==> design/flow/design.v <==
`timescale 1ns/1ps
module solution (
    input clk,
    input rst,
    input row_valid,
    input [281:0] row_data,
    output reg [63:0] splitters_hit,
    output reg done
);
    localparam WIDTH = 141;
    localparam HEIGHT = 142;
    localparam ROW_BITS = 282;
    reg [31:0] y;
    reg [WIDTH-1:0] active_mask;
    reg [ROW_BITS-1:0] current_row_data;
    wire [WIDTH-1:0] next_active;
    wire [15:0]      row_hit_count;  
    genvar i;
    wire [WIDTH-1:0] effective_active;
    wire [WIDTH-1:0] is_split;
    wire [WIDTH-1:0] beam_throwing_left;  
    wire [WIDTH-1:0] beam_throwing_right;  
    wire [WIDTH-1:0] beam_passing_down;    
    generate
        for (i=0; i<WIDTH; i=i+1) begin : cells
            wire [1:0] code = current_row_data[2*i+1 : 2*i];
            assign is_split[i] = (code == 2'd1);
            wire is_source = (code == 2'd2);
            assign effective_active[i] = active_mask[i] | is_source;
            assign beam_throwing_left[i]  = effective_active[i] & is_split[i];
            assign beam_throwing_right[i] = effective_active[i] & is_split[i];
            assign beam_passing_down[i]   = effective_active[i] & (~is_split[i]);
        end
    endgenerate
    generate
        for (i=0; i<WIDTH; i=i+1) begin : routing
            wire from_left;
            wire from_right;
            wire from_up;
            if (i == 0) assign from_left = 0;
            else assign from_left = beam_throwing_right[i-1];  
            if (i == WIDTH-1) assign from_right = 0;
            else assign from_right = beam_throwing_left[i+1];  
            assign from_up = beam_passing_down[i];
            assign next_active[i] = from_left | from_right | from_up;
        end
    endgenerate
    reg [15:0] pop_count;
    integer k;
    always @(*) begin
        pop_count = 0;
        for (k=0; k<WIDTH; k=k+1) begin
            if (effective_active[k] && is_split[k]) begin
                pop_count = pop_count + 1;
            end
        end
    end
    always @(posedge clk) begin
        if (rst) begin
            y <= 0;
            active_mask <= 0;
            splitters_hit <= 0;
            done <= 0;
        end else begin
            if (!done && row_valid) begin
                splitters_hit <= splitters_hit + pop_count;
                active_mask <= next_active;
                if (y == HEIGHT - 1) begin
                    done <= 1;
                end else begin
                    y <= y + 1;
                end
            end
        end
    end
    always @(*) begin
        current_row_data = row_data;
    end
endmodule
==> design/flow/run.sh <==
#!/bin/bash
# the make line also repeats each setting of config.mk as NAME=value (left out here)
make -C /OpenROAD-flow-scripts/flow DESIGN_CONFIG=/design/flow/config.mk WORK_HOME=/design/flow/orfs CLKGATE_MAP_FILE= finish
==> design/flow/config.mk <==
export PLATFORM = sky130hd
export DESIGN_NAME = solution
export DESIGN_NICKNAME = solution
export VERILOG_FILES = /design/flow/design.v
export SDC_FILE = /design/flow/constraint.sdc
export NUM_CORES = 4
export LEC_CHECK = 0
export ABC_AREA = 1
export CAP_MARGIN = 20
export CORE_MARGIN = 2
export CORE_UTILIZATION = 66
export CTS_CLUSTER_SIZE = 100
export SLEW_MARGIN = 20
==> design/flow/constraint.sdc <==
create_clock -name core_clock -period 160.0 [get_ports {clk}]
set_input_delay 32.0000 -clock core_clock [delete_from_list [all_inputs] [get_ports {clk}]]
set_output_delay 32.0000 -clock core_clock [all_outputs]
set_load 0.01 [all_outputs]
==> results of run 1 <==
[area by class of cell]
type	count	share of cell area (%)
inverter	2170	13.1
tap	1144	2.28
antenna	11	0.0439
sequential	238	7.60
timing repair buffer	356	5.65
multi-input combinational	8210	69.5
clock inverter	14	0.235
clock buffer	49	1.59
[routing by layer]
metal / part of all wire [%] / GRT usage (%) / vias up
li1: - / - / 34300
met1: 45 / 35.2 / 28200
met2: 49 / 57.4 / 971
met3: 3.0 / 2.58 / 214
met4: 2.9 / 10.2 / 0
met5: 0 / 0 / -
[through the flow]
stage | cell area [µm²] | setup slack (ps) | std cells
2_1_floorplan | 56800 | 41340 | 10700
3_3_place_gp | 61500 | 36630 | 12100
3_5_place_dp | 61500 | 32810 | 12100
4_1_cts | 62700 | 33170 | 12200
5_1_grt | 62700 | 26380 | 12200
6_report | 62700 | 32710 | 12200
==> reports/qor.json, run 1 <==
{
  "critical_path_depth": 519,
  "summed_negative_setup_slack_over_all_endpoints_ps": 0,
  "top_delay_family_on_crit_path": "simple AND/OR/NAND/NOR gates",
  "vdd_drop_max_mv": 0.0122,
  "grt_pass1_wl_um": 240000,
  "muxShareOfSynthArea_pct": 0,
  "combinational_power_uw": 398,
  "finalCoreUtilization_pct": 73.6,
  "timing.critical_path.fanout_max": 6,
  "holdPathEnd": "active_mask[92]",
  "compound_area_share_pct": 8.37,
  "rrSetupSlack_ps": 64270,
  "crit_top_cell": "ha_1",
  "largest_net_degree_at_the_start_of_global_routing": 111,
  "run_status": "complete, no violations",
  "finClkSkew_ps": 37.7,
  "postSynth.asyncResetShare_pct": 0,
  "gp_routability_congestion": 0.958,
  "count_of_cells_along_the_worst_hold_path": 2,
  "fp-utilization_pct": 66.7,
  "die_width_um": 297,
  "cell_depth_of_the_worst_flop_to_flop_path": 518,
  "power.combinational.fraction_pct": 73.3,
  "crit-reg2reg-launch": "active_mask[1]",
  "crit_path_start_kind": "primary input",
  "synth.yosys.seq_area_share_pct": 8.39,
  "power.sequential.total_uw": 65.1,
  "synth.distinct_cells": 56,
  "clock_power_share_pct": 14.7,
  "n_fill_cell": 7728,
  "ys_seq_elements": 238,
  "syn_inst": 10700,
  "warning_count": 41,
  "port-buffer-count": 349,
  "report.final.setup_viol": 0,
  "die-area_mm2": 0.0884,
  "grt_util_all_layers_pct": 30.2,
  "drt_first_pass_iters": 8,
  "worstSetupPathType": "primary input to flop",
  "timing.max_slew.rel_slack_pct": 31.8,
  "yosysChipArea_mm2": 0.0568,
  "synth_area_per_cell_um2": 5.32,
  "post_dr_wirelength_cell_um": 11.4,
  "crit_required_ps": 160480,
  "worst_path_largest_cell_delay_ps": 510,
  "postCtsHoldBufs": 0,
  "worst_path_max_delay_cell": "o21ai_0",
  "routed_via_density": 5.22,
  "synth_adder_area_share_pct": 3.56,
  "setup.worst_path.end_class": "flop",
  "clock_sinks": 238,
  "cts_tree": "done",
  "top_power_group": "combinational cells",
  "worstHoldPathType": "flop to flop",
  "internal-power_uw": 241,
  "synth_top_flop_cell": "dfxtp_1",
  "yosys-top-cells-count": "nand2_1, inv_1, nor2_1, nand3_1, nand2_2",
  "number_of_drc_violations_after_detailed_routing": 0,
  "root_cell_of_the_clock_tree": "clkbuf_16",
  "maxClockFrequency_ghz": 0.00786,
  "place.detailed.hpwl_um": 116000,
  "finalWirelength_um": 139000,
  "timing.final.hold_violations": 0,
  "yosysTopAreaCell": "nand2_1",
  "critical_path.startpoint": "row_data[2]",
  "power.share.switching_pct": 55.7,
  "ant_nets": 0,
  "total_power_uw": 543,
  "via_count": 63600,
  "rows": 107,
  "startpoint_of_the_worst_hold_path": "active_mask[92]",
  "finalCritPeriodShare_pct": 79.6,
  "worstSkewPairLatency_ps": 610,
  "flop_area_mm2": 0.00476,
  "power_switching_uw": 302,
  "clock_net_power_uw": 79.9,
  "combGateArea_mm2": 0.0436,
  "drv.max_cap_violation_count": 0,
  "yosys-dominant-comb-family": "simple AND/OR/NAND/NOR gates",
  "timing.rr.end": "splitters_hit[62]",
  "worstPathBufferInverterCount": 103,
  "seq_power_share_pct": 12.0,
  "rsz0062_at_grt": "no",
  "post_synth_instance_area_mm2": 0.0568,
  "pwr_density_cell_mw_per_mm2": 8.66,
  "finalCriticalPeriod_ps": 127290,
  "grt_antenna_before_repair": 10,
  "detail_route.iter0.violations": 2976,
  "synth_dominant_cell_count": "nand2_1",
  "ys.warnings.count": 1,
  "enable_flop_cells": 0,
  "postCtsResizedCells": 0,
  "cp_data_arrival_time_ps": 127770,
  "final.hold.worst_slack_ps": 482,
  "synth_nets": 11100,
  "die.size.y_um": 297,
  "worst_pin_slew_ps": 1020,
  "endpoint": "splitters_hit[62]",
  "postCtsSetupRepairBufs": 0,
  "slew_violations": 0,
  "core_area_mm2": 0.0851,
  "yosys_cells": 10700,
  "cts.clk_slew.worst_paths_ps": 50,
  "p_leak_uw": 0.0293,
  "area_growth_pct": 10.5,
  "htree_num_levels": 2,
  "post-synth-top-area-fraction_pct": 17.2,
  "fin_nets": 11500,
  "first_global_vias": 58400,
  "global_route.overflow_total": 0,
  "design.portCount": 350,
  "number_of_clock_buffers_inserted_by_tritoncts": 35,
  "synth.cellmix.xorXnorShare_pct": 0.417,
  "cts.path.max_buffers": 3,
  "synthTopCellsByArea": "nand2_1, inv_1, nand3_1",
  "post_synth_simple_gate_area_pct": 64.4
}
==> run 2, diff against run 1 <==
- ABC_AREA: 1 -> 0
- CORE_UTILIZATION: 66 -> 72
- CTS_CLUSTER_DIAMETER: unset -> 192
- CTS_CLUSTER_SIZE: 100 -> 46
- PLACE_DENSITY_LB_ADDON: unset -> 0.2
- SETUP_SLACK_MARGIN: unset -> -2.0
- clock period: 160.0 -> 82.9 ns (I/O delays scaled with it)
==> reports/qor.json, run 2 <==
{
  "postCtsHoldBufs": 0,
  "synth.distinct_cells": 151,
  "fp-utilization_pct": 72.4,
  "gp_routability_congestion": 1.00,
  "synth_nets": 8415,
  "syn_inst": 7969,
  "synth.cellmix.xorXnorShare_pct": 30.7,
  "post-synth-top-area-fraction_pct": 13.5,
  "failing_step": "global routing",
  "cts.path.max_buffers": 3,
  "place.detailed.hpwl_um": 150000,
  "synth_adder_area_share_pct": 3.67,
  "design.portCount": 350,
  "yosys_cells": 7969,
  "ys.warnings.count": 1,
  "stop_error": "[ERROR GRT-0232] Routing congestion too high. Check the congestion heatmap in the GUI.",
  "htree_num_levels": 1,
  "enable_flop_cells": 0,
  "post_synth_simple_gate_area_pct": 32.7,
  "synth_top_flop_cell": "dfxtp_1",
  "global_route.overflow_total": 569,
  "pre_cts_setup_slack_ps": -10970,
  "compound_area_share_pct": 18.4,
  "core_area_mm2": 0.0802,
  "rows": 104,
  "die.size.y_um": 288,
  "post_synth_instance_area_mm2": 0.0580,
  "ys_seq_elements": 238,
  "yosys-top-cells-count": "nor2_1, xnor2_1, nand2_1, xor2_1, a21oi_1",
  "synthTopCellsByArea": "xnor2_1, dfxtp_1, xor2_1",
  "synth_dominant_cell_count": "nor2_1",
  "die-area_mm2": 0.0829,
  "run_status": "aborted with a tool error",
  "clock_sinks": 238,
  "root_cell_of_the_clock_tree": "clkbuf_16",
  "port-buffer-count": 349,
  "yosysTopAreaCell": "xnor2_1",
  "yosys-dominant-comb-family": "simple AND/OR/NAND/NOR gates",
  "yosysChipArea_mm2": 0.0580,
  "die_width_um": 288,
  "grt_util_all_layers_pct": 83.8,
  "number_of_clock_buffers_inserted_by_tritoncts": 10,
  "postSynth.asyncResetShare_pct": 0,
  "synth_area_per_cell_um2": 7.28,
  "synth.yosys.seq_area_share_pct": 8.21,
  "muxShareOfSynthArea_pct": 2.61
}
[run 2: metrics by stage]
stage	area, µm²	cells	setup TNS, ps	utilization (%)	hold WS (ps)
floorplan	59000	7969	-368130	-	467
global placement	70600	10200	-356260	88.1	471
CTS	72600	10300	-522120	90.6	495
detailed placement	70600	10200	-646950	88.1	477
[run 2: per-layer routing]
layer,global-route usage (%),GRT overflow
met5,43.9,2
met4,85.3,231
met3,73.4,22
met2,98.4,300
met1,81.2,14
[run 2: timing repair]
action                     CTS
setup endpoints to repair   63
buffers inserted           122
resized                    153
pin swaps                  178
==> run 3, diff against run 2 <==
- ABC_AREA: 0 -> unset
- CORE_UTILIZATION: 72 -> 40
- CTS_CLUSTER_DIAMETER: 192 -> unset
- CTS_CLUSTER_SIZE: 46 -> unset
- PLACE_DENSITY_LB_ADDON: 0.2 -> unset
- clock period: 82.9 -> 96.9 ns (I/O delays scaled with it)
==> reports/qor.json, run 3 <==
{
  "internal-power_uw": 553,
  "worst_pin_slew_ps": 1040,
  "count_of_cells_along_the_worst_hold_path": 2,
  "ys_seq_elements": 238,
  "number_of_clock_buffers_inserted_by_tritoncts": 35,
  "routed_via_density": 5.46,
  "crit_top_cell": "ha_1",
  "drv.max_cap_violation_count": 0,
  "top_power_group": "combinational cells",
  "synth.yosys.seq_area_share_pct": 8.21,
  "combinational_power_uw": 768,
  "area_growth_pct": 21.9,
  "startpoint_of_the_worst_hold_path": "splitters_hit[7]",
  "cell_depth_of_the_worst_flop_to_flop_path": 460,
  "final_cell_area_mm2": 0.0708,
  "fin_nets": 9294,
  "top_layer_used": "met5",
  "synth.cellmix.xorXnorShare_pct": 30.7,
  "timing.critical_path.fanout_max": 4,
  "crit_required_ps": 97420,
  "worstHoldPathType": "flop to flop",
  "grt_antenna_before_repair": 13,
  "postSynth.asyncResetShare_pct": 0,
  "global_route.overflow_total": 0,
  "synth_top_flop_cell": "dfxtp_1",
  "cp_data_arrival_time_ps": 95190,
  "finClkSkew_ps": 23.9,
  "post_synth_simple_gate_area_pct": 32.7,
  "via_count": 58900,
  "power.combinational.fraction_pct": 76.1,
  "final.hold.worst_slack_ps": 481,
  "p_leak_uw": 0.0266,
  "timing.final.hold_violations": 0,
  "die.size.y_um": 385,
  "cts_tree": "done",
  "synthTopCellsByArea": "xnor2_1, dfxtp_1, xor2_1",
  "clock_sinks": 238,
  "cts.clk_slew.worst_paths_ps": 50,
  "critical_path_depth": 461,
  "timing.rr.end": "splitters_hit[53]",
  "setup.worst_path.end_class": "flop",
  "power.share.switching_pct": 45.2,
  "port-buffer-count": 349,
  "yosysChipArea_mm2": 0.0580,
  "yosysTopAreaCell": "xnor2_1",
  "worstSkewPairLatency_ps": 610,
  "finalCoreUtilization_pct": 49.2,
  "fp-utilization_pct": 40.4,
  "number_of_drc_violations_after_detailed_routing": 0,
  "crit-reg2reg-launch": "active_mask[0]",
  "grt_pass1_wl_um": 285000,
  "finalCritPeriodShare_pct": 97.7,
  "muxShareOfSynthArea_pct": 2.61,
  "summed_negative_setup_slack_over_all_endpoints_ps": 0,
  "sum_of_met3_wire_segment_lengths_after_detailed_routing_um": 6080,
  "yosys-top-cells-count": "nor2_1, xnor2_1, nand2_1, xor2_1, a21oi_1",
  "htree_num_levels": 2,
  "holdPathEnd": "splitters_hit[7]",
  "gp_routability_congestion": 0.901,
  "post_dr_wirelength_cell_um": 16.4,
  "compound_area_share_pct": 18.4,
  "run_status": "complete, no violations",
  "synth_nets": 8415,
  "top_delay_family_on_crit_path": "adder cells",
  "finalCriticalPeriod_ps": 94670,
  "n_fill_cell": 14200,
  "ant_nets": 0,
  "ys.warnings.count": 1,
  "synth_area_per_cell_um2": 7.28,
  "synth_dominant_cell_count": "nor2_1",
  "rrSetupSlack_ps": 21190,
  "post-synth-top-area-fraction_pct": 13.5,
  "worstPathBufferInverterCount": 29,
  "rows": 139,
  "seq_power_share_pct": 10.4,
  "final_critical_path_setup_slack_ps": 2230,
  "grt_util_all_layers_pct": 22.8,
  "critical_path.startpoint": "row_data[1]",
  "postPlaceCellArea_mm2": 0.0680,
  "power.sequential.total_uw": 105,
  "pwr_density_cell_mw_per_mm2": 14.3,
  "clock_net_power_uw": 136,
  "finalWirelength_um": 177000,
  "enable_flop_cells": 0,
  "worst_path_largest_cell_delay_ps": 550,
  "yosys-dominant-comb-family": "simple AND/OR/NAND/NOR gates",
  "die-area_mm2": 0.148,
  "post_synth_instance_area_mm2": 0.0580,
  "maxClockFrequency_ghz": 0.0106,
  "syn_inst": 7969,
  "worstSetupPathType": "primary input to flop",
  "endpoint": "splitters_hit[53]",
  "cts.path.max_buffers": 3,
  "timing.max_slew.rel_slack_pct": 30.5,
  "root_cell_of_the_clock_tree": "clkbuf_16",
  "die_width_um": 385,
  "worst_path_max_delay_cell": "or4bb_4",
  "synth.distinct_cells": 151,
  "met2_wirelength_um": 81800,
  "synth_adder_area_share_pct": 3.67,
  "largest_net_degree_at_the_start_of_global_routing": 100,
  "wl_met1_um": 83900,
  "postCtsHoldBufs": 0,
  "design.portCount": 350,
  "warning_count": 30,
  "vdd_drop_max_mv": 0.0165,
  "crit_path_start_kind": "primary input",
  "first_global_vias": 56000,
  "power_switching_uw": 455,
  "core_area_mm2": 0.144,
  "slew_violations": 0,
  "detail_route.iter0.violations": 3262,
  "drt_first_pass_iters": 6,
  "yosys_cells": 7969,
  "pre_cts_setup_slack_ps": -4260,
  "report.final.setup_viol": 0,
  "clock_power_share_pct": 13.4,
  "place.detailed.hpwl_um": 144000
}
## run 3: layout make-up
class	instances	area [µm²]	area share, %
antenna	11	27.5	0.0389
clock buffer	46	967	1.37
clock inverter	15	190	0.269
inverter	299	1130	1.59
multi-input combinational	7203	52400	74.0
sequential	238	4760	6.73
tap	1903	2380	3.36
timing repair buffer	1071	8930	12.6
## run 3: routing by layer
| metal | up-vias | GRT usage (%) |
|---|---|---|
| met5 | - | 0 |
| met4 | 4 | 6.04 |
| met3 | 220 | 2.07 |
| met2 | 1012 | 38.9 |
| met1 | 27500 | 30.5 |
| li1 | 30100 | - |
## run 3: stage by stage
step / std cells / power, µW
6_report: 10800 / 1010
5_1_grt: 10800 / 1100
4_1_cts: 10700 / 946
3_5_place_dp: 10700 / 794
3_3_place_gp: 10700 / 782
2_1_floorplan: 7969 / 565
## run 3: timing repair
action / 4_1_cts / 5_1_grt
pin swaps: 20 / 154
endpoints found under the setup margin: 54 / 63
buffers inserted: 13 / 51
resized: 60 / 197
==> run 4, diff against run 3 <==
- ABC_AREA: unset -> 0
- CAP_MARGIN: 20 -> 40
- CORE_ASPECT_RATIO: unset -> 1.05
- CORE_UTILIZATION: 40 -> 60
- PLACE_DENSITY: unset -> 0.82
- SETUP_SLACK_MARGIN: -2.0 -> unset
- clock period: 96.9 -> 159.0 ns (I/O delays scaled with it)
==> reports/qor.json, run 4 <==
{
  "run_status": "complete, no violations",
  "synth.distinct_cells": 151,
  "clock_sinks": 238,
  "synth_area_per_cell_um2": 7.28,
  "finalCritPeriodShare_pct": 77.3,
  "power_switching_uw": 247,
  "ant_nets": 0,
  "cts.path.max_buffers": 3,
  "timing.max_slew.rel_slack_pct": 38.7,
  "grt.met3_usage_pct": 2.96,
  "cts.clk_slew.worst_paths_ps": 50,
  "synth_top_flop_cell": "dfxtp_1",
  "grt_use_met2_pct": 53.8,
  "post_synth_instance_area_mm2": 0.0580,
  "fp-utilization_pct": 60.7,
  "worst_pin_slew_ps": 907,
  "grt_pass1_wl_um": 263000,
  "warning_count": 30,
  "crit-reg2reg-launch": "active_mask[1]",
  "rows": 116,
  "syn_inst": 7969,
  "die.size.y_um": 323,
  "detail_route.iter0.violations": 4072,
  "via_count": 57900,
  "fin_nets": 8615,
  "die-area_mm2": 0.0992,
  "maxClockFrequency_ghz": 0.00814,
  "core_area_mm2": 0.0956,
  "holdPathEnd": "splitters_hit[14]",
  "worstHoldPathType": "flop to flop",
  "synth.yosys.seq_area_share_pct": 8.21,
  "top_power_group": "combinational cells",
  "ys_seq_elements": 238,
  "synth.cellmix.xorXnorShare_pct": 30.7,
  "htree_num_levels": 2,
  "seq_power_share_pct": 12.7,
  "root_cell_of_the_clock_tree": "clkbuf_16",
  "place.detailed.hpwl_um": 130000,
  "post_dr_wirelength_cell_um": 17.1,
  "routed_via_density": 6.13,
  "report.final.setup_viol": 0,
  "startpoint_of_the_worst_hold_path": "splitters_hit[14]",
  "final.hold.worst_slack_ps": 476,
  "pre_cts_setup_slack_ps": 36700,
  "crit_top_cell": "ha_1",
  "enable_flop_cells": 0,
  "summed_negative_setup_slack_over_all_endpoints_ps": 0,
  "finalCriticalPeriod_ps": 122880,
  "worstSkewPairLatency_ps": 630,
  "power.share.switching_pct": 48.9,
  "top_delay_family_on_crit_path": "adder cells",
  "rrSetupSlack_ps": 67490,
  "post-synth-top-area-fraction_pct": 13.5,
  "postSynth.asyncResetShare_pct": 0,
  "grt_util_met1_pct": 40.0,
  "synth_dominant_cell_count": "nor2_1",
  "clock_net_power_uw": 82.2,
  "grt-busiest-layer": "met2",
  "finalWirelength_um": 162000,
  "worst_path_largest_cell_delay_ps": 630,
  "endpoint": "splitters_hit[63]",
  "yosys-top-cells-count": "nor2_1, xnor2_1, nand2_1, xor2_1, a21oi_1",
  "rsz0062_at_grt": "no",
  "slew_violations": 0,
  "synth_adder_area_share_pct": 3.67,
  "postCtsResizedCells": 0,
  "critical_path.startpoint": "row_data[3]",
  "timing.final.hold_violations": 0,
  "count_of_cells_along_the_worst_hold_path": 2,
  "area_growth_pct": 9.65,
  "crit_path_start_kind": "primary input",
  "synthTopCellsByArea": "xnor2_1, dfxtp_1, xor2_1",
  "postCtsHoldBufs": 0,
  "cp_data_arrival_time_ps": 123360,
  "power.combinational.fraction_pct": 71.0,
  "clock_power_share_pct": 16.3,
  "grt_util_all_layers_pct": 31.1,
  "combinational_power_uw": 358,
  "first_global_vias": 54200,
  "gp_routability_congestion": 0.942,
  "pwr_density_cell_mw_per_mm2": 7.92,
  "yosysTopAreaCell": "xnor2_1",
  "post_synth_simple_gate_area_pct": 32.7,
  "number_of_clock_buffers_inserted_by_tritoncts": 35,
  "finClkSkew_ps": 38.5,
  "cell_depth_of_the_worst_flop_to_flop_path": 454,
  "critical_path_depth": 455,
  "number_of_drc_violations_after_detailed_routing": 0,
  "cts_tree": "done",
  "die_width_um": 308,
  "yosys-dominant-comb-family": "simple AND/OR/NAND/NOR gates",
  "timing.rr.end": "splitters_hit[63]",
  "drt_first_pass_iters": 6,
  "global_route.overflow_total": 0,
  "worstPathBufferInverterCount": 26,
  "yosys_cells": 7969,
  "internal-power_uw": 258,
  "grt_antenna_before_repair": 18,
  "p_leak_uw": 0.0231,
  "drv.max_cap_violation_count": 0,
  "design.portCount": 350,
  "finalCoreUtilization_pct": 66.5,
  "setup.worst_path.end_class": "flop",
  "port-buffer-count": 349,
  "power.sequential.total_uw": 63.9,
  "ys.warnings.count": 1,
  "postCtsSetupRepairBufs": 0,
  "yosysChipArea_mm2": 0.0580,
  "largest_net_degree_at_the_start_of_global_routing": 82,
  "vdd_drop_max_mv": 0.0106,
  "worstSetupPathType": "primary input to flop",
  "final_critical_path_setup_slack_ps": 36120,
  "worst_path_max_delay_cell": "nor4_1",
  "muxShareOfSynthArea_pct": 2.61,
  "synth_nets": 8415,
  "compound_area_share_pct": 18.4,
  "timing.critical_path.fanout_max": 14,
  "crit_required_ps": 159480
}
-- run 4: final cells by class --
class                   instances  area, µm²
well taps                    1239       1550
clock inverters                16        223
flip-flops and latches        238       4760
fillers                      8322      32000
multi-input cells            7203      51200
diodes                         17       42.5
repair buffers                392       3830
inverters                     299       1130
clock buffers                  40        915
-- run 4: layer usage --
| metal | vias to the layer above | wire length [µm] |
|---|---|---|
| met1 | 27300 | 72200 |
| met4 | 8 | 5550 |
| met5 | - | 56 |
| met3 | 288 | 7710 |
| met2 | 1512 | 76400 |
| li1 | 28800 | - |
-- run 4: metrics by stage --
step | instance area (µm²) | instances | total power, µW
after floorplan | 58000 | 7969 | 344
after global placement | 62300 | 9348 | 403
after detailed placement | 62400 | 9361 | 417
after CTS | 63500 | 9417 | 503
after global routing | 63600 | 9440 | 551
final | 63600 | 9444 | 504
==> run 5, diff against run 4 <==
- ABC_AREA: 0 -> 1
- CAP_MARGIN: 40 -> 20
- CORE_ASPECT_RATIO: 1.05 -> unset
- CORE_UTILIZATION: 60 -> 72
- CTS_CLUSTER_DIAMETER: unset -> 163
- CTS_CLUSTER_SIZE: unset -> 97
- PLACE_DENSITY: 0.82 -> 0.43
- TNS_END_PERCENT: unset -> 5
- clock period: 159.0 -> 58.9 ns (I/O delays scaled with it)
==> reports/qor.json, run 5 <==
{
  "run_status": "aborted with a tool error",
  "failing_step": "global routing",
  "stop_error": "[ERROR GRT-0116] Global routing finished with congestion. Check the congestion regions in the DRC Viewer.",
  "die-area_mm2": 0.0811,
  "design.portCount": 350,
  "yosysChipArea_mm2": 0.0568,
  "post_synth_instance_area_mm2": 0.0568,
  "synth.distinct_cells": 56,
  "ys_seq_elements": 238,
  "postSynth.asyncResetShare_pct": 0,
  "cts.path.max_buffers": 3,
  "postPlaceCellArea_mm2": 0.0718,
  "grt_util_all_layers_pct": 74.7,
  "yosys-top-cells-count": "nand2_1, inv_1, nor2_1, nand3_1, nand2_2",
  "yosys_cells": 10700,
  "synth.cellmix.xorXnorShare_pct": 0.417,
  "synthTopCellsByArea": "nand2_1, inv_1, nand3_1",
  "synth_adder_area_share_pct": 3.56,
  "core_area_mm2": 0.0777,
  "place.detailed.hpwl_um": 161000,
  "rows": 102,
  "yosys-dominant-comb-family": "simple AND/OR/NAND/NOR gates",
  "global_route.overflow_total": 1326,
  "enable_flop_cells": 0,
  "htree_num_levels": 1,
  "gp_routability_congestion": 0.955,
  "compound_area_share_pct": 8.37,
  "synth.yosys.seq_area_share_pct": 8.39,
  "number_of_clock_buffers_inserted_by_tritoncts": 12,
  "muxShareOfSynthArea_pct": 0,
  "yosysTopAreaCell": "nand2_1",
  "port-buffer-count": 349,
  "syn_inst": 10700,
  "pre_cts_setup_slack_ps": -32170,
  "die.size.y_um": 285,
  "ys.warnings.count": 1,
  "post_synth_simple_gate_area_pct": 64.4,
  "post-synth-top-area-fraction_pct": 17.2,
  "synth_area_per_cell_um2": 5.32,
  "synth_nets": 11100,
  "clock_sinks": 238,
  "synth_dominant_cell_count": "nand2_1",
  "synth_top_flop_cell": "dfxtp_1",
  "die_width_um": 285,
  "root_cell_of_the_clock_tree": "clkbuf_16",
  "fp-utilization_pct": 73.0
}
==> run 5: stage by stage <==
| stage | instances | total power [µW] | utilization (%) |
|---|---|---|---|
| after CTS | 13300 | 1840 | 93.9 |
| after global placement | 13200 | 1490 | 92.3 |
| after floorplan | 10700 | 1130 | - |
| after detailed placement | 13200 | 1640 | 92.3 |
==> run 5: repair_timing <==
action	in CTS
setup buffers	26
resized	139
hold buffers	0
cloned	0
pin swaps	49
setup endpoints to repair	63
==> run 5: metal layers <==
layer,global-route usage [%],overflow
met5,36.3,5
met2,98.0,873
met1,70.8,28
met4,76.9,383
met3,54.6,37
==> run 6, diff against run 5 <==
- CORE_UTILIZATION: 72 -> 70
- CTS_CLUSTER_DIAMETER: 163 -> 233
- CTS_CLUSTER_SIZE: 97 -> unset
- PLACE_DENSITY: 0.43 -> unset
- PLACE_DENSITY_LB_ADDON: unset -> 0.03
- clock period: 58.9 -> 81.9 ns (I/O delays scaled with it)
==> reports/qor.json, run 6 <==
{
  "synth_dominant_cell_count": "nand2_1",
  "fp-utilization_pct": 70.6,
  "syn_inst": 10700,
  "htree_num_levels": 2,
  "enable_flop_cells": 0,
  "synth.cellmix.xorXnorShare_pct": 0.417,
  "postCtsHoldBufs": 0,
  "die.size.y_um": 289,
  "cts.path.max_buffers": 3,
  "yosysTopAreaCell": "nand2_1",
  "gp_routability_congestion": 0.942,
  "synth_top_flop_cell": "dfxtp_1",
  "port-buffer-count": 349,
  "place.detailed.hpwl_um": 127000,
  "die_width_um": 289,
  "rows": 104,
  "design.portCount": 350,
  "synth_adder_area_share_pct": 3.56,
  "synthTopCellsByArea": "nand2_1, inv_1, nand3_1",
  "number_of_clock_buffers_inserted_by_tritoncts": 35,
  "yosys-top-cells-count": "nand2_1, inv_1, nor2_1, nand3_1, nand2_2",
  "core_area_mm2": 0.0804,
  "failing_step": "global routing",
  "postSynth.asyncResetShare_pct": 0,
  "yosysChipArea_mm2": 0.0568,
  "post_synth_instance_area_mm2": 0.0568,
  "synth.distinct_cells": 56,
  "yosys-dominant-comb-family": "simple AND/OR/NAND/NOR gates",
  "run_status": "aborted with a tool error",
  "compound_area_share_pct": 8.37,
  "synth_area_per_cell_um2": 5.32,
  "clock_sinks": 238,
  "yosys_cells": 10700,
  "synth_nets": 11100,
  "root_cell_of_the_clock_tree": "clkbuf_16",
  "post-synth-top-area-fraction_pct": 17.2,
  "post_synth_simple_gate_area_pct": 64.4,
  "synth.yosys.seq_area_share_pct": 8.39,
  "ys.warnings.count": 1,
  "muxShareOfSynthArea_pct": 0,
  "ys_seq_elements": 238,
  "die-area_mm2": 0.0834
}
[run 6: through the flow]
step           cells  util [%]  setup WS [ps]  power [µW]  area, µm²
2_1_floorplan  10700         -          -7620         814      58000
3_3_place_gp   12600      83.3          -9430        1030      67000
3_5_place_dp   12600      83.3         -12410        1090      67000
4_1_cts        12700      85.4         -10860        1290      68700
[run 6: repair_timing]
item / CTS
buffers inserted: 22
pin swaps: 47
gates resized: 94
endpoints found under the setup margin: 63
==> run 7, diff against run 6 <==
- CORE_UTILIZATION: 70 -> 72
- CTS_CLUSTER_DIAMETER: 233 -> 192
- CTS_CLUSTER_SIZE: unset -> 46
- PLACE_DENSITY_LB_ADDON: 0.03 -> 0.2
- SETUP_SLACK_MARGIN: unset -> -2.0
- clock period: 81.9 -> 83.3 ns (I/O delays scaled with it)
==> reports/qor.json, run 7 <==
{
  "gp_routability_congestion": 0.954,
  "synth.yosys.seq_area_share_pct": 8.39,
  "yosys_cells": 10700,
  "number_of_clock_buffers_inserted_by_tritoncts": 10,
  "ys_seq_elements": 238,
  "synth.cellmix.xorXnorShare_pct": 0.417,
  "synth_nets": 11100,
  "synth_area_per_cell_um2": 5.32,
  "post_synth_simple_gate_area_pct": 64.4,
  "post_synth_instance_area_mm2": 0.0568,
  "port-buffer-count": 349,
  "synthTopCellsByArea": "nand2_1, inv_1, nand3_1",
  "yosys-top-cells-count": "nand2_1, inv_1, nor2_1, nand3_1, nand2_2",
  "stop_error": "[ERROR GRT-0232] Routing congestion too high. Check the congestion heatmap in the GUI.",
  "die.size.y_um": 285,
  "yosysChipArea_mm2": 0.0568,
  "muxShareOfSynthArea_pct": 0,
  "clock_sinks": 238,
  "htree_num_levels": 1,
  "synth_adder_area_share_pct": 3.56,
  "rows": 102,
  "synth_dominant_cell_count": "nand2_1",
  "postSynth.asyncResetShare_pct": 0,
  "fp-utilization_pct": 73.0,
  "design.portCount": 350,
  "core_area_mm2": 0.0777,
  "die_width_um": 285,
  "global_route.overflow_total": 105,
  "cts.path.max_buffers": 3,
  "synth.distinct_cells": 56,
  "place.detailed.hpwl_um": 125000,
  "yosysTopAreaCell": "nand2_1",
  "postCtsHoldBufs": 0,
  "placed_cells_incl_taps": 12500,
  "enable_flop_cells": 0,
  "compound_area_share_pct": 8.37,
  "grt_util_all_layers_pct": 64.2,
  "ys.warnings.count": 1,
  "run_status": "aborted with a tool error",
  "die-area_mm2": 0.0811,
  "syn_inst": 10700,
  "synth_top_flop_cell": "dfxtp_1",
  "postPlaceCellArea_mm2": 0.0664,
  "root_cell_of_the_clock_tree": "clkbuf_16",
  "post-synth-top-area-fraction_pct": 17.2,
  "yosys-dominant-comb-family": "simple AND/OR/NAND/NOR gates",
  "failing_step": "global routing"
}
-- run 7: what timing repair did --
item	CTS
pin swaps	75
setup buffers	74
gates resized	92
setup endpoints to repair	63
endpoints found under the hold margin	0
-- run 7: metal layers --
metal  GRT overflow  global-route usage, %
met5              0                   30.3
met4             36                   54.1
met3             10                   45.8
met2             52                   88.0
met1              7                   62.9
-- run 7: metrics by stage --
stage	worst slack [ps]	hold WS (ps)	setup TNS [ps]
4_1_cts	-9650	493	-575390
3_3_place_gp	-8130	452	-476660
2_1_floorplan	-6500	444	-369190
3_5_place_dp	-11280	456	-671750
==> run 8, diff against run 7 <==
- CORE_UTILIZATION: 72 -> 58
- CTS_CLUSTER_DIAMETER: 192 -> unset
- CTS_CLUSTER_SIZE: 46 -> unset
- PLACE_DENSITY_LB_ADDON: 0.2 -> unset
- SETUP_SLACK_MARGIN: -2.0 -> unset
- TNS_END_PERCENT: 5 -> unset
- clock period: 83.3 -> 83.1 ns (I/O delays scaled with it)
==> reports/qor.json, run 8 <==
{
  "post_synth_instance_area_mm2": 0.0568,
  "worst_path_max_delay_cell": "or3_4",
  "yosys-top-cells-count": "nand2_1, inv_1, nor2_1, nand3_1, nand2_2",
  "enable_flop_cells": 0,
  "rrSetupSlack_ps": 8460,
  "grt_pass1_wl_um": 251000,
  "clock_sinks": 238,
  "ys_seq_elements": 238,
  "grt_antenna_before_repair": 11,
  "die-area_mm2": 0.100,
  "endpoint": "splitters_hit[54]",
  "post-synth-top-area-fraction_pct": 17.2,
  "number_of_clock_buffers_inserted_by_tritoncts": 36,
  "finalCritPeriodShare_pct": 109,
  "run_status": "finished with violations",
  "holdPathEnd": "active_mask[21]",
  "power_switching_uw": 706,
  "worstSkewPairLatency_ps": 610,
  "synth_nets": 11100,
  "drv.max_cap_violation_count": 0,
  "ant_nets": 0,
  "pwr_density_cell_mw_per_mm2": 19.2,
  "worst_path_largest_cell_delay_ps": 410,
  "internal-power_uw": 678,
  "count_of_cells_along_the_worst_hold_path": 2,
  "synth_area_per_cell_um2": 5.32,
  "synth_top_flop_cell": "dfxtp_1",
  "power.combinational.fraction_pct": 78.9,
  "postPlaceCellArea_mm2": 0.0673,
  "post_synth_simple_gate_area_pct": 64.4,
  "combinational_power_uw": 1090,
  "timing.final.hold_violations": 0,
  "yosys_cells": 10700,
  "yosys-dominant-comb-family": "simple AND/OR/NAND/NOR gates",
  "cts.path.max_buffers": 3,
  "synth.yosys.seq_area_share_pct": 8.39,
  "critical_path_depth": 523,
  "timing.rr.end": "splitters_hit[54]",
  "worstPathBufferInverterCount": 109,
  "die.size.y_um": 317,
  "postSynth.asyncResetShare_pct": 0,
  "final_critical_path_setup_slack_ps": -7350,
  "largest_net_degree_at_the_start_of_global_routing": 187,
  "synth_adder_area_share_pct": 3.56,
  "rows": 114,
  "finalWirelength_um": 152000,
  "area_growth_pct": 27.0,
  "crit_required_ps": 83590,
  "worst_pin_slew_ps": 1170,
  "fin_nets": 12200,
  "maxClockFrequency_ghz": 0.0111,
  "crit_top_cell": "ha_4",
  "post_dr_wirelength_cell_um": 11.7,
  "timing.max_slew.rel_slack_pct": 21.5,
  "slew_violations": 0,
  "finalCriticalPeriod_ps": 90450,
  "cts.clk_slew.worst_paths_ps": 60,
  "worstSetupPathType": "primary input to flop",
  "postCtsHoldBufs": 0,
  "global_route.overflow_total": 0,
  "synth.cellmix.xorXnorShare_pct": 0.417,
  "vdd_drop_max_mv": 0.0194,
  "cts_tree": "done",
  "compound_area_share_pct": 8.37,
  "seq_power_share_pct": 9.1,
  "final.hold.worst_slack_ps": 483,
  "first_global_vias": 60700,
  "p_leak_uw": 0.0331,
  "top_power_group": "combinational cells",
  "total_power_uw": 1380,
  "design.portCount": 350,
  "ys.warnings.count": 1,
  "pre_cts_setup_slack_ps": -10760,
  "startpoint_of_the_worst_hold_path": "active_mask[21]",
  "cell_depth_of_the_worst_flop_to_flop_path": 521,
  "clock_power_share_pct": 12.0,
  "finClkSkew_ps": 23.8,
  "top_delay_family_on_crit_path": "simple AND/OR/NAND/NOR gates",
  "clock_net_power_uw": 166,
  "report.final.setup_viol": 63,
  "timing.critical_path.fanout_max": 4,
  "place.detailed.hpwl_um": 120000,
  "yosysTopAreaCell": "nand2_1",
  "synthTopCellsByArea": "nand2_1, inv_1, nand3_1",
  "final_cell_area_mm2": 0.0721,
  "setup.worst_path.end_class": "flop",
  "muxShareOfSynthArea_pct": 0,
  "power.share.switching_pct": 51.0,
  "port-buffer-count": 349,
  "synth.distinct_cells": 56,
  "crit_path_start_kind": "primary input",
  "drt_first_pass_iters": 5,
  "cp_data_arrival_time_ps": 90940,
  "routed_via_density": 5.09,
  "detail_route.iter0.violations": 2939,
  "number_of_drc_violations_after_detailed_routing": 0,
  "gp_routability_congestion": 0.903,
  "via_count": 66400,
  "htree_num_levels": 2,
  "crit-reg2reg-launch": "active_mask[1]",
  "die_width_um": 317,
  "core_area_mm2": 0.0969,
  "syn_inst": 10700,
  "critical_path.startpoint": "row_data[3]",
  "root_cell_of_the_clock_tree": "clkbuf_16",
  "fp-utilization_pct": 58.6,
  "worstHoldPathType": "flop to flop",
  "rsz0062_at_grt": "yes",
  "warning_count": 38,
  "yosysChipArea_mm2": 0.0568,
  "power.sequential.total_uw": 126,
  "check-failures": "setup timing",
  "synth_dominant_cell_count": "nand2_1",
  "grt_util_all_layers_pct": 28.1
}
-- run 8: metrics by stage --
step	utilization (%)	instances	setup TNS, ps
finish	74.4	13000	-424180
global route	74.4	13000	-580410
CTS	71.6	12900	-514190
floorplan	-	10700	-377470
global placement	69.5	12800	-510850
detailed placement	69.5	12800	-637050
-- run 8: layout make-up --
type                            count  area [µm²]
Multi-Input combinational cell   8210       47100
Timing Repair Buffer             1073        9030
Sequential cell                   238        4760
Clock inverter                     23         287
Antenna cell                       11        27.5
Fill cell                        8358       24700
Inverter                         2170        8310
Tap cell                         1276        1600
Clock buffer                       41         940
-- run 8: timing repair --
action | in CTS | in global routing
buffers inserted | 57 | 99
setup endpoints to repair | 63 | 63
resized | 100 | 421
pin swaps | 50 | 216
-- run 8: routing by layer --
metal / GRT usage (%) / wire length (µm)
met4: 8.92 / 4820
met2: 53.3 / 75900
met5: 0 / 72
met1: 32.9 / 66600
met3: 2.63 / 4610
==> run 9, diff against run 8 <==
- ABC_AREA: 1 -> 0
- CAP_MARGIN: 20 -> 5
- CELL_PAD_IN_SITES_DETAIL_PLACEMENT: unset -> 2
- CELL_PAD_IN_SITES_GLOBAL_PLACEMENT: unset -> 3
- CORE_ASPECT_RATIO: unset -> 1.12
- CORE_MARGIN: 2 -> 3
- CORE_UTILIZATION: 58 -> 56
- CTS_CLUSTER_DIAMETER: unset -> 384
- CTS_CLUSTER_SIZE: unset -> 65
- GPL_TIMING_DRIVEN: unset -> 0
- HOLD_SLACK_MARGIN: unset -> 0.05
- MAX_ROUTING_LAYER: unset -> met4
- MIN_ROUTING_LAYER: unset -> met1
- PLACE_DENSITY: unset -> 0.36
- SETUP_SLACK_MARGIN: unset -> -2.0
- SLEW_MARGIN: 20 -> 40
- TNS_END_PERCENT: unset -> 40
- clock period: 83.1 -> 78.8 ns (I/O delays scaled with it)
==> reports/qor.json, run 9 <==
{
  "synth_dominant_cell_count": "nor2_1",
  "die_width_um": 310,
  "post_synth_simple_gate_area_pct": 32.7,
  "fp-utilization_pct": 56.7,
  "post_synth_instance_area_mm2": 0.0580,
  "synth.distinct_cells": 151,
  "ys_seq_elements": 238,
  "run_status": "aborted with a tool error",
  "yosys-top-cells-count": "nor2_1, xnor2_1, nand2_1, xor2_1, a21oi_1",
  "synth.yosys.seq_area_share_pct": 8.21,
  "failing_step": "global placement without I/O",
  "core_area_mm2": 0.102,
  "post-synth-top-area-fraction_pct": 13.5,
  "rows": 124,
  "synth_top_flop_cell": "dfxtp_1",
  "postSynth.asyncResetShare_pct": 0,
  "synth_adder_area_share_pct": 3.67,
  "synth.cellmix.xorXnorShare_pct": 30.7,
  "synthTopCellsByArea": "xnor2_1, dfxtp_1, xor2_1",
  "enable_flop_cells": 0,
  "yosysTopAreaCell": "xnor2_1",
  "die-area_mm2": 0.108,
  "syn_inst": 7969,
  "synth_nets": 8415,
  "yosys-dominant-comb-family": "simple AND/OR/NAND/NOR gates",
  "stop_error": "[ERROR GPL-0301] Utilization 127.692 % exceeds 100%.",
  "muxShareOfSynthArea_pct": 2.61,
  "yosys_cells": 7969,
  "compound_area_share_pct": 18.4,
  "synth_area_per_cell_um2": 7.28,
  "die.size.y_um": 347,
  "ys.warnings.count": 1,
  "yosysChipArea_mm2": 0.0580
}
==> run 10, diff against run 9 <==
- ABC_AREA: 0 -> 1
- CAP_MARGIN: 5 -> 20
- CELL_PAD_IN_SITES_DETAIL_PLACEMENT: 2 -> unset
- CELL_PAD_IN_SITES_GLOBAL_PLACEMENT: 3 -> unset
- CORE_ASPECT_RATIO: 1.12 -> unset
- CORE_MARGIN: 3 -> 2
- CORE_UTILIZATION: 56 -> 72
- CTS_CLUSTER_DIAMETER: 384 -> unset
- CTS_CLUSTER_SIZE: 65 -> unset
- GPL_TIMING_DRIVEN: 0 -> unset
- HOLD_SLACK_MARGIN: 0.05 -> unset
- MAX_ROUTING_LAYER: met4 -> unset
- MIN_ROUTING_LAYER: met1 -> unset
- PLACE_DENSITY: 0.36 -> unset
- PLACE_DENSITY_LB_ADDON: unset -> 0.19
- SETUP_SLACK_MARGIN: -2.0 -> unset
- SLEW_MARGIN: 40 -> 20
- TNS_END_PERCENT: 40 -> 5
- clock period: 78.8 -> 84.9 ns (I/O delays scaled with it)
==> reports/qor.json, run 10 <==
{
  "root_cell_of_the_clock_tree": "clkbuf_16",
  "synth_top_flop_cell": "dfxtp_1",
  "yosysChipArea_mm2": 0.0568,
  "post_synth_simple_gate_area_pct": 64.4,
  "syn_inst": 10700,
  "run_status": "aborted with a tool error",
  "gp_routability_congestion": 0.953,
  "post_synth_instance_area_mm2": 0.0568,
  "htree_num_levels": 2,
  "post-synth-top-area-fraction_pct": 17.2,
  "synth.cellmix.xorXnorShare_pct": 0.417,
  "ys.warnings.count": 1,
  "yosysTopAreaCell": "nand2_1",
  "fp-utilization_pct": 73.0,
  "ys_seq_elements": 238,
  "yosys-top-cells-count": "nand2_1, inv_1, nor2_1, nand3_1, nand2_2",
  "placed_cells_incl_taps": 12500,
  "synth.distinct_cells": 56,
  "postCtsHoldBufs": 0,
  "enable_flop_cells": 0,
  "die-area_mm2": 0.0811,
  "number_of_clock_buffers_inserted_by_tritoncts": 34,
  "synth_adder_area_share_pct": 3.56,
  "yosys_cells": 10700,
  "cts.path.max_buffers": 3,
  "failing_step": "global routing",
  "place.detailed.hpwl_um": 127000,
  "muxShareOfSynthArea_pct": 0,
  "synth_nets": 11100,
  "yosys-dominant-comb-family": "simple AND/OR/NAND/NOR gates",
  "port-buffer-count": 349,
  "synth_area_per_cell_um2": 5.32,
  "core_area_mm2": 0.0777,
  "die.size.y_um": 285,
  "die_width_um": 285,
  "postSynth.asyncResetShare_pct": 0,
  "synth.yosys.seq_area_share_pct": 8.39,
  "synth_dominant_cell_count": "nand2_1",
  "design.portCount": 350,
  "compound_area_share_pct": 8.37,
  "clock_sinks": 238,
  "rows": 102,
  "synthTopCellsByArea": "nand2_1, inv_1, nand3_1"
}
-- run 10: what timing repair did --
item                       4_1_cts
setup endpoints to repair       63
hold endpoints to repair         0
buffers inserted                42
pin swaps                       61
resized                         81
-- run 10: per-stage QoR --
| stage | util, % | cell area (µm²) | worst slack [ps] | setup TNS, ps |
|---|---|---|---|---|
| floorplan | - | 58000 | -5220 | -288550 |
| CTS | 87.4 | 67900 | -8380 | -494650 |
| global placement | 85.1 | 66100 | -6810 | -395570 |
| detailed placement | 85.1 | 66100 | -9790 | -576960 |
==> run 11, diff against run 10 <==
- ABC_AREA: 1 -> unset
- CAP_MARGIN: 20 -> 40
- CORE_UTILIZATION: 72 -> 69
- CTS_CLUSTER_DIAMETER: unset -> 375
- PLACE_DENSITY_LB_ADDON: 0.19 -> unset
- TNS_END_PERCENT: 5 -> unset
- clock period: 84.9 -> 49.8 ns (I/O delays scaled with it)
==> reports/qor.json, run 11 <==
{
  "die.size.y_um": 294,
  "synthTopCellsByArea": "xnor2_1, dfxtp_1, xor2_1",
  "synth_adder_area_share_pct": 3.67,
  "synth.cellmix.xorXnorShare_pct": 30.7,
  "post_synth_instance_area_mm2": 0.0580,
  "compound_area_share_pct": 18.4,
  "failing_step": "detailed placement",
  "synth_nets": 8415,
  "fp-utilization_pct": 69.6,
  "muxShareOfSynthArea_pct": 2.61,
  "synth.distinct_cells": 151,
  "ys_seq_elements": 238,
  "design.portCount": 350,
  "synth_top_flop_cell": "dfxtp_1",
  "yosysTopAreaCell": "xnor2_1",
  "yosys-top-cells-count": "nor2_1, xnor2_1, nand2_1, xor2_1, a21oi_1",
  "gp_routability_congestion": 0.984,
  "syn_inst": 7969,
  "die-area_mm2": 0.0864,
  "synth_area_per_cell_um2": 7.28,
  "run_status": "aborted with a tool error",
  "yosysChipArea_mm2": 0.0580,
  "rows": 106,
  "post-synth-top-area-fraction_pct": 13.5,
  "postSynth.asyncResetShare_pct": 0,
  "ys.warnings.count": 1,
  "yosys-dominant-comb-family": "simple AND/OR/NAND/NOR gates",
  "die_width_um": 294,
  "stop_error": "[ERROR DPL-0033] detailed placement checks failed during check placement.",
  "yosys_cells": 7969,
  "core_area_mm2": 0.0834,
  "enable_flop_cells": 0,
  "post_synth_simple_gate_area_pct": 32.7,
  "port-buffer-count": 349,
  "synth.yosys.seq_area_share_pct": 8.21,
  "synth_dominant_cell_count": "nor2_1"
}
-- run 11: per-stage QoR --
step | instances | setup TNS, ps | instance area, µm² | total power (µW) | hold WS [ps]
after floorplan | 7969 | -2036360 | 59000 | 1180 | 467
after global placement | 11600 | -2019950 | 81300 | 1770 | 465
==> run 12, diff against run 11 <==
- ABC_AREA: unset -> 0
- CELL_PAD_IN_SITES_DETAIL_PLACEMENT: unset -> 1
- CELL_PAD_IN_SITES_GLOBAL_PLACEMENT: unset -> 3
- CORE_ASPECT_RATIO: unset -> 1.12
- CORE_MARGIN: 2 -> 3
- CORE_UTILIZATION: 69 -> 56
- CTS_CLUSTER_DIAMETER: 375 -> 384
- CTS_CLUSTER_SIZE: unset -> 24
- GPL_TIMING_DRIVEN: unset -> 0
- MAX_ROUTING_LAYER: unset -> met5
- MIN_ROUTING_LAYER: unset -> met1
- PLACE_DENSITY: unset -> 0.79
- SETUP_SLACK_MARGIN: unset -> -2.0
- SLEW_MARGIN: 20 -> 40
- TNS_END_PERCENT: unset -> 40
- clock period: 49.8 -> 78.8 ns (I/O delays scaled with it)
==> reports/qor.json, run 12 <==
{
  "ys_seq_elements": 238,
  "run_status": "aborted with a tool error",
  "synth_area_per_cell_um2": 7.28,
  "synth.distinct_cells": 151,
  "synth_adder_area_share_pct": 3.67,
  "failing_step": "global placement without I/O",
  "core_area_mm2": 0.102,
  "synth_dominant_cell_count": "nor2_1",
  "syn_inst": 7969,
  "synth_nets": 8415,
  "stop_error": "[ERROR GPL-0301] Utilization 127.692 % exceeds 100%.",
  "synth.yosys.seq_area_share_pct": 8.21,
  "synth.cellmix.xorXnorShare_pct": 30.7,
  "fp-utilization_pct": 56.7,
  "enable_flop_cells": 0,
  "postSynth.asyncResetShare_pct": 0,
  "yosysTopAreaCell": "xnor2_1",
  "post-synth-top-area-fraction_pct": 13.5,
  "die-area_mm2": 0.108,
  "yosysChipArea_mm2": 0.0580,
  "die_width_um": 310,
  "synthTopCellsByArea": "xnor2_1, dfxtp_1, xor2_1",
  "ys.warnings.count": 1,
  "yosys-dominant-comb-family": "simple AND/OR/NAND/NOR gates",
  "compound_area_share_pct": 18.4,
  "rows": 124,
  "yosys-top-cells-count": "nor2_1, xnor2_1, nand2_1, xor2_1, a21oi_1",
  "die.size.y_um": 347,
  "post_synth_simple_gate_area_pct": 32.7,
  "yosys_cells": 7969,
  "synth_top_flop_cell": "dfxtp_1",
  "post_synth_instance_area_mm2": 0.0580,
  "muxShareOfSynthArea_pct": 2.61
}
==> run 13, diff against run 12 <==
- ABC_AREA: 0 -> unset
- CAP_MARGIN: 40 -> 20
- CELL_PAD_IN_SITES_DETAIL_PLACEMENT: 1 -> unset
- CELL_PAD_IN_SITES_GLOBAL_PLACEMENT: 3 -> unset
- CORE_ASPECT_RATIO: 1.12 -> unset
- CORE_MARGIN: 3 -> 2
- CORE_UTILIZATION: 56 -> 72
- CTS_CLUSTER_DIAMETER: 384 -> unset
- CTS_CLUSTER_SIZE: 24 -> unset
- GPL_TIMING_DRIVEN: 0 -> unset
- MAX_ROUTING_LAYER: met5 -> met4
- MIN_ROUTING_LAYER: met1 -> unset
- PLACE_DENSITY: 0.79 -> unset
- PLACE_DENSITY_LB_ADDON: unset -> 0.25
- SETUP_SLACK_MARGIN: -2.0 -> unset
- SLEW_MARGIN: 40 -> 20
- TNS_END_PERCENT: 40 -> unset
- clock period: 78.8 -> 49.8 ns (I/O delays scaled with it)
==> reports/qor.json, run 13 <==
{
  "synth_adder_area_share_pct": 3.67,
  "synth_dominant_cell_count": "nor2_1",
  "synth_nets": 8415,
  "ys_seq_elements": 238,
  "design.portCount": 350,
  "syn_inst": 7969,
  "core_area_mm2": 0.0802,
  "port-buffer-count": 349,
  "failing_step": "detailed placement",
  "yosysTopAreaCell": "xnor2_1",
  "gp_routability_congestion": 1.04,
  "compound_area_share_pct": 18.4,
  "post-synth-top-area-fraction_pct": 13.5,
  "synthTopCellsByArea": "xnor2_1, dfxtp_1, xor2_1",
  "rows": 104,
  "yosys-dominant-comb-family": "simple AND/OR/NAND/NOR gates",
  "die.size.y_um": 288,
  "yosysChipArea_mm2": 0.0580,
  "run_status": "aborted with a tool error",
  "synth_area_per_cell_um2": 7.28,
  "yosys_cells": 7969,
  "die_width_um": 288,
  "postSynth.asyncResetShare_pct": 0,
  "muxShareOfSynthArea_pct": 2.61,
  "ys.warnings.count": 1,
  "synth.yosys.seq_area_share_pct": 8.21,
  "fp-utilization_pct": 72.4,
  "enable_flop_cells": 0,
  "stop_error": "[ERROR DPL-0038] Utilization greater than 100%, impossible to legalize",
  "synth_top_flop_cell": "dfxtp_1",
  "post_synth_instance_area_mm2": 0.0580,
  "synth.cellmix.xorXnorShare_pct": 30.7,
  "yosys-top-cells-count": "nor2_1, xnor2_1, nand2_1, xor2_1, a21oi_1",
  "synth.distinct_cells": 151,
  "die-area_mm2": 0.0829,
  "post_synth_simple_gate_area_pct": 32.7
}
## run 13: through the flow
step	hold slack, ps	setup WS [ps]
3_3_place_gp	467	-32530
2_1_floorplan	467	-33110
==> run 14, diff against run 13 <==
- CORE_UTILIZATION: 72 -> 58
- MAX_ROUTING_LAYER: met4 -> unset
- PLACE_DENSITY_LB_ADDON: 0.25 -> unset
- clock period: 49.8 -> 66.9 ns (I/O delays scaled with it)
==> reports/qor.json, run 14 <==
{
  "run_status": "finished with violations",
  "check-failures": "setup timing",
  "final_critical_path_setup_slack_ps": -21570,
  "power.sequential.total_uw": 152,
  "critical_path.startpoint": "row_data[1]",
  "die-area_mm2": 0.103,
  "worstSetupPathType": "primary input to flop",
  "worstHoldPathType": "flop to flop",
  "worstPathBufferInverterCount": 79,
  "fp-utilization_pct": 58.2,
  "htree_num_levels": 2,
  "postSynth.asyncResetShare_pct": 0,
  "drt_first_pass_iters": 8,
  "crit-reg2reg-launch": "active_mask[0]",
  "yosys-dominant-comb-family": "simple AND/OR/NAND/NOR gates",
  "total_power_uw": 1930,
  "compound_area_share_pct": 18.4,
  "drv.max_cap_violation_count": 0,
  "syn_inst": 7969,
  "post_dr_wirelength_cell_um": 18.5,
  "timing.max_slew.rel_slack_pct": 30.3,
  "internal-power_uw": 1050,
  "seq_power_share_pct": 7.9,
  "cell_depth_of_the_worst_flop_to_flop_path": 457,
  "n_fill_cell": 6083,
  "place.detailed.hpwl_um": 148000,
  "crit_required_ps": 67360,
  "via_count": 70400,
  "ys_seq_elements": 238,
  "rsz0062_at_grt": "yes",
  "detail_route.iter0.violations": 5919,
  "post_synth_instance_area_mm2": 0.0580,
  "rrSetupSlack_ps": -9000,
  "clock_power_share_pct": 10.7,
  "count_of_cells_along_the_worst_hold_path": 2,
  "synth.yosys.seq_area_share_pct": 8.21,
  "synth_area_per_cell_um2": 7.28,
  "combinational_power_uw": 1570,
  "power_switching_uw": 876,
  "port-buffer-count": 349,
  "timing.critical_path.fanout_max": 8,
  "die.size.y_um": 320,
  "cts_tree": "done",
  "synth.cellmix.xorXnorShare_pct": 30.7,
  "worst_path_largest_cell_delay_ps": 560,
  "startpoint_of_the_worst_hold_path": "splitters_hit[0]",
  "grt_pass1_wl_um": 314000,
  "fin_nets": 10700,
  "top_delay_family_on_crit_path": "adder cells",
  "largest_net_degree_at_the_start_of_global_routing": 96,
  "finalCritPeriodShare_pct": 132,
  "power.share.switching_pct": 45.4,
  "maxClockFrequency_ghz": 0.0113,
  "grt_antenna_before_repair": 16,
  "yosys_cells": 7969,
  "synth_adder_area_share_pct": 3.67,
  "core_area_mm2": 0.0997,
  "fin_cells": 11600,
  "post_synth_simple_gate_area_pct": 32.7,
  "critical_path_depth": 458,
  "crit_path_start_kind": "primary input",
  "clock_sinks": 238,
  "timing.rr.end": "splitters_hit[58]",
  "number_of_drc_violations_after_detailed_routing": 0,
  "finalCoreUtilization_pct": 84.1,
  "synthTopCellsByArea": "xnor2_1, dfxtp_1, xor2_1",
  "synth_nets": 8415,
  "p_leak_uw": 0.0344,
  "finalCriticalPeriod_ps": 88470,
  "slew_violations": 0,
  "enable_flop_cells": 0,
  "synth_dominant_cell_count": "nor2_1",
  "finClkSkew_ps": 32.4,
  "synth_top_flop_cell": "dfxtp_1",
  "die_width_um": 320,
  "yosys-top-cells-count": "nor2_1, xnor2_1, nand2_1, xor2_1, a21oi_1",
  "global_route.overflow_total": 0,
  "grt_util_all_layers_pct": 35.8,
  "routed_via_density": 6.06,
  "worst_pin_slew_ps": 1040,
  "vdd_drop_max_mv": 0.0401,
  "finalWirelength_um": 215000,
  "yosysTopAreaCell": "xnor2_1",
  "yosysChipArea_mm2": 0.0580,
  "final.hold.worst_slack_ps": 494,
  "worst_path_max_delay_cell": "or4bb_4",
  "pwr_density_cell_mw_per_mm2": 23.0,
  "power.combinational.fraction_pct": 81.4,
  "design.portCount": 350,
  "number_of_clock_buffers_inserted_by_tritoncts": 35,
  "synth.distinct_cells": 151,
  "gp_routability_congestion": 0.972,
  "placed_cells_incl_taps": 11200,
  "cts.clk_slew.worst_paths_ps": 60,
  "timing.final.hold_violations": 0,
  "post-synth-top-area-fraction_pct": 13.5,
  "ant_nets": 0,
  "endpoint": "splitters_hit[58]",
  "setup.worst_path.end_class": "flop",
  "cp_data_arrival_time_ps": 88930,
  "pre_cts_setup_slack_ps": -22140,
  "crit_top_cell": "buf_4",
  "cts.path.max_buffers": 3,
  "warning_count": 35,
  "first_global_vias": 66100,
  "clock_net_power_uw": 207,
  "report.final.setup_viol": 63,
  "rows": 116,
  "root_cell_of_the_clock_tree": "clkbuf_16",
  "worstSkewPairLatency_ps": 640,
  "ys.warnings.count": 1,
  "holdPathEnd": "splitters_hit[0]",
  "area_growth_pct": 44.4,
  "muxShareOfSynthArea_pct": 2.61,
  "top_power_group": "combinational cells"
}
[run 14: metrics by stage]
step	area (µm²)	setup TNS, ps
after floorplan	59000	-1174530
after global placement	77100	-1175620
after detailed placement	77100	-1354970
after CTS	80400	-1216510
after global routing	83800	-1495440
final	83800	-1300170
[run 14: cell type report]
type | count | area [µm²] | share of cell area (%)
Inverter | 299 | 1130 | 1.35
Antenna cell | 11 | 27.5 | 0.0328
Timing Repair Buffer | 2513 | 19800 | 23.7
Clock buffer | 49 | 998 | 1.19
Multi-Input combinational cell | 7203 | 55200 | 65.9
Tap cell | 1298 | 1620 | 1.94
Sequential cell | 238 | 4760 | 5.68
Clock inverter | 13 | 199 | 0.237
[run 14: what timing repair did]
action	in CTS	in global routing
pin swaps	114	333
resized	124	486
setup buffers	197	113
hold buffers	0	0
setup endpoints to repair	63	63
[run 14: routing by layer]
layer	global-route usage, %	routed length, µm
met4	14.5	11000
met3	4.31	13900
met5	0	101
met2	63.5	104000
met1	43.8	86300
==> run 15, diff against run 14 <==
- CAP_MARGIN: 20 -> 40
- CELL_PAD_IN_SITES_DETAIL_PLACEMENT: unset -> 2
- CELL_PAD_IN_SITES_GLOBAL_PLACEMENT: unset -> 1
- CORE_MARGIN: 2 -> 7
- CORE_UTILIZATION: 58 -> 68
- CTS_CLUSTER_SIZE: unset -> 46
- PLACE_DENSITY_LB_ADDON: unset -> 0.18
- SLEW_MARGIN: 20 -> 5
- TNS_END_PERCENT: unset -> 30
- clock period: 66.9 -> 164.0 ns (I/O delays scaled with it)
==> reports/qor.json, run 15 <==
{
  "run_status": "aborted with a tool error",
  "ys.warnings.count": 1,
  "yosys-dominant-comb-family": "simple AND/OR/NAND/NOR gates",
  "yosys-top-cells-count": "nor2_1, xnor2_1, nand2_1, xor2_1, a21oi_1",
  "stop_error": "[ERROR FLW-0024] Place density exceeds 1.0 (current PLACE_DENSITY_LB_ADDON =  0.18). Please check if the value of  PLACE_DENSITY_LB_ADDON is between 0 and 0.99.",
  "die.size.y_um": 306,
  "fp-utilization_pct": 69.0,
  "yosys_cells": 7969,
  "yosysTopAreaCell": "xnor2_1",
  "enable_flop_cells": 0,
  "yosysChipArea_mm2": 0.0580,
  "synth_dominant_cell_count": "nor2_1",
  "ys_seq_elements": 238,
  "synthTopCellsByArea": "xnor2_1, dfxtp_1, xor2_1",
  "die_width_um": 306,
  "synth_nets": 8415,
  "rows": 106,
  "syn_inst": 7969,
  "synth.cellmix.xorXnorShare_pct": 30.7,
  "synth_top_flop_cell": "dfxtp_1",
  "post_synth_instance_area_mm2": 0.0580,
  "muxShareOfSynthArea_pct": 2.61,
  "compound_area_share_pct": 18.4,
  "synth_adder_area_share_pct": 3.67,
  "synth_area_per_cell_um2": 7.28,
  "synth.yosys.seq_area_share_pct": 8.21,
  "failing_step": "global placement without I/O",
  "core_area_mm2": 0.0841,
  "post_synth_simple_gate_area_pct": 32.7,
  "post-synth-top-area-fraction_pct": 13.5,
  "die-area_mm2": 0.0937,
  "postSynth.asyncResetShare_pct": 0,
  "synth.distinct_cells": 151
}
==> run 16, diff against run 15 <==
- CAP_MARGIN: 40 -> 20
- CELL_PAD_IN_SITES_DETAIL_PLACEMENT: 2 -> unset
- CELL_PAD_IN_SITES_GLOBAL_PLACEMENT: 1 -> unset
- CORE_ASPECT_RATIO: unset -> 0.58
- CORE_MARGIN: 7 -> 2
- CORE_UTILIZATION: 68 -> 32
- CTS_CLUSTER_SIZE: 46 -> 57
- PLACE_DENSITY_LB_ADDON: 0.18 -> 0.12
- SETUP_SLACK_MARGIN: unset -> -2.0
- SLEW_MARGIN: 5 -> 20
- TNS_END_PERCENT: 30 -> 45
- clock period: 164.0 -> 63.1 ns (I/O delays scaled with it)
==> reports/qor.json, run 16 <==
{
  "cp_data_arrival_time_ps": 86720,
  "via_count": 64700,
  "combinational_power_uw": 1510,
  "warning_count": 33,
  "rows": 118,
  "check-failures": "setup timing",
  "cell_depth_of_the_worst_flop_to_flop_path": 458,
  "muxShareOfSynthArea_pct": 2.61,
  "yosysChipArea_mm2": 0.0580,
  "critical_path.startpoint": "row_data[7]",
  "ys_seq_elements": 238,
  "largest_net_degree_at_the_start_of_global_routing": 100,
  "post-synth-top-area-fraction_pct": 13.5,
  "postSynth.asyncResetShare_pct": 0,
  "global_route.overflow_total": 0,
  "yosys-dominant-comb-family": "simple AND/OR/NAND/NOR gates",
  "gp_routability_congestion": 0.882,
  "synth.yosys.seq_area_share_pct": 8.21,
  "worst_path_largest_cell_delay_ps": 560,
  "synthTopCellsByArea": "xnor2_1, dfxtp_1, xor2_1",
  "post_synth_instance_area_mm2": 0.0580,
  "setup.worst_path.end_class": "flop",
  "final_cell_area_mm2": 0.0850,
  "ys.warnings.count": 1,
  "top_power_group": "combinational cells",
  "power_switching_uw": 810,
  "root_cell_of_the_clock_tree": "clkbuf_16",
  "holdPathEnd": "splitters_hit[12]",
  "yosysTopAreaCell": "xnor2_1",
  "synth_nets": 8415,
  "worstSetupPathType": "primary input to flop",
  "clock_power_share_pct": 10.2,
  "fp-utilization_pct": 32.4,
  "power.share.switching_pct": 43.5,
  "synth_adder_area_share_pct": 3.67,
  "crit_required_ps": 63630,
  "clock_sinks": 238,
  "timing.max_slew.rel_slack_pct": 33.8,
  "synth_dominant_cell_count": "nor2_1",
  "die.size.y_um": 328,
  "postPlaceCellArea_mm2": 0.0812,
  "yosys_cells": 7969,
  "final_critical_path_setup_slack_ps": -23090,
  "grt_pass1_wl_um": 323000,
  "core_area_mm2": 0.179,
  "maxClockFrequency_ghz": 0.0116,
  "slew_violations": 0,
  "finalWirelength_um": 202000,
  "power.sequential.total_uw": 160,
  "number_of_drc_violations_after_detailed_routing": 0,
  "die-area_mm2": 0.185,
  "worstPathBufferInverterCount": 27,
  "report.final.setup_viol": 63,
  "synth.distinct_cells": 151,
  "grt_util_all_layers_pct": 21.0,
  "worstSkewPairLatency_ps": 730,
  "synth_area_per_cell_um2": 7.28,
  "rrSetupSlack_ps": -11320,
  "n_fill_cell": 17800,
  "finClkSkew_ps": 59.4,
  "syn_inst": 7969,
  "first_global_vias": 61000,
  "cts.clk_slew.worst_paths_ps": 60,
  "drv.max_cap_violation_count": 0,
  "count_of_cells_along_the_worst_hold_path": 2,
  "startpoint_of_the_worst_hold_path": "splitters_hit[12]",
  "number_of_clock_buffers_inserted_by_tritoncts": 31,
  "summed_negative_setup_slack_over_all_endpoints_ps": -1405360,
  "yosys-top-cells-count": "nor2_1, xnor2_1, nand2_1, xor2_1, a21oi_1",
  "synth_top_flop_cell": "dfxtp_1",
  "area_growth_pct": 46.4,
  "internal-power_uw": 1050,
  "grt_antenna_before_repair": 23,
  "post_synth_simple_gate_area_pct": 32.7,
  "fin_nets": 10900,
  "port-buffer-count": 349,
  "power.combinational.fraction_pct": 81.1,
  "finalCritPeriodShare_pct": 137,
  "finalCriticalPeriod_ps": 86190,
  "die_width_um": 563,
  "critical_path_depth": 455,
  "synth.cellmix.xorXnorShare_pct": 30.7,
  "pwr_density_cell_mw_per_mm2": 21.9,
  "endpoint": "splitters_hit[63]",
  "total_power_uw": 1860,
  "worst_path_max_delay_cell": "or4bb_4",
  "timing.final.hold_violations": 0,
  "clock_net_power_uw": 191,
  "place.detailed.hpwl_um": 169000,
  "compound_area_share_pct": 18.4,
  "htree_num_levels": 1,
  "detail_route.iter0.violations": 3844,
  "cts.path.max_buffers": 3,
  "enable_flop_cells": 0,
  "crit_top_cell": "ha_1",
  "crit-reg2reg-launch": "active_mask[0]",
  "rsz0062_at_grt": "yes",
  "ant_nets": 0,
  "finalCoreUtilization_pct": 47.4,
  "design.portCount": 350,
  "run_status": "finished with violations",
  "routed_via_density": 5.01,
  "timing.rr.end": "splitters_hit[63]",
  "worst_pin_slew_ps": 993,
  "p_leak_uw": 0.0347,
  "drt_first_pass_iters": 6,
  "post_dr_wirelength_cell_um": 15.7,
  "vdd_drop_max_mv": 0.0301,
  "worstHoldPathType": "flop to flop",
  "top_delay_family_on_crit_path": "adder cells",
  "cts_tree": "done",
  "seq_power_share_pct": 8.6,
  "crit_path_start_kind": "primary input",
  "timing.critical_path.fanout_max": 5
}
run 16: layer usage:
layer | up-vias | track usage, % | part of all wire, %
met3 | 141 | 3.08 | 4.9
met2 | 1122 | 29.4 | 38
met4 | 26 | 2.98 | 1.5
li1 | 33400 | - | -
met1 | 30000 | 33.5 | 55
met5 | - | 0 | 0.083
run 16: repair_timing:
| item | 4_1_cts | 5_1_grt |
|---|---|---|
| pin swaps | 53 | 247 |
| setup endpoints to repair | 63 | 63 |
| setup buffers | 54 | 83 |
| resized | 58 | 284 |
| hold buffers | 0 | 0 |
run 16: layout make-up:
| class | instances | area (µm²) | area share [%] |
|---|---|---|---|
| Antenna cell | 10 | 25.0 | 0.0294 |
| Timing Repair Buffer | 2708 | 21300 | 25.1 |
| Clock inverter | 11 | 140 | 0.165 |
| Sequential cell | 238 | 4760 | 5.61 |
| Tap cell | 2400 | 3000 | 3.53 |
| Multi-Input combinational cell | 7203 | 53800 | 63.3 |
| Inverter | 299 | 1130 | 1.33 |
| Clock buffer | 40 | 840 | 0.988 |
run 16: per-stage QoR:
step	std cells	worst slack, ps	hold WS, ps
6_report	12900	-23090	498
3_5_place_dp	12700	-25370	484
3_3_place_gp	12700	-23550	469
5_1_grt	12900	-27140	510
2_1_floorplan	7969	-22470	467
4_1_cts	12800	-23590	497
No activity file was given, so power comes from the tool's default toggle rates.
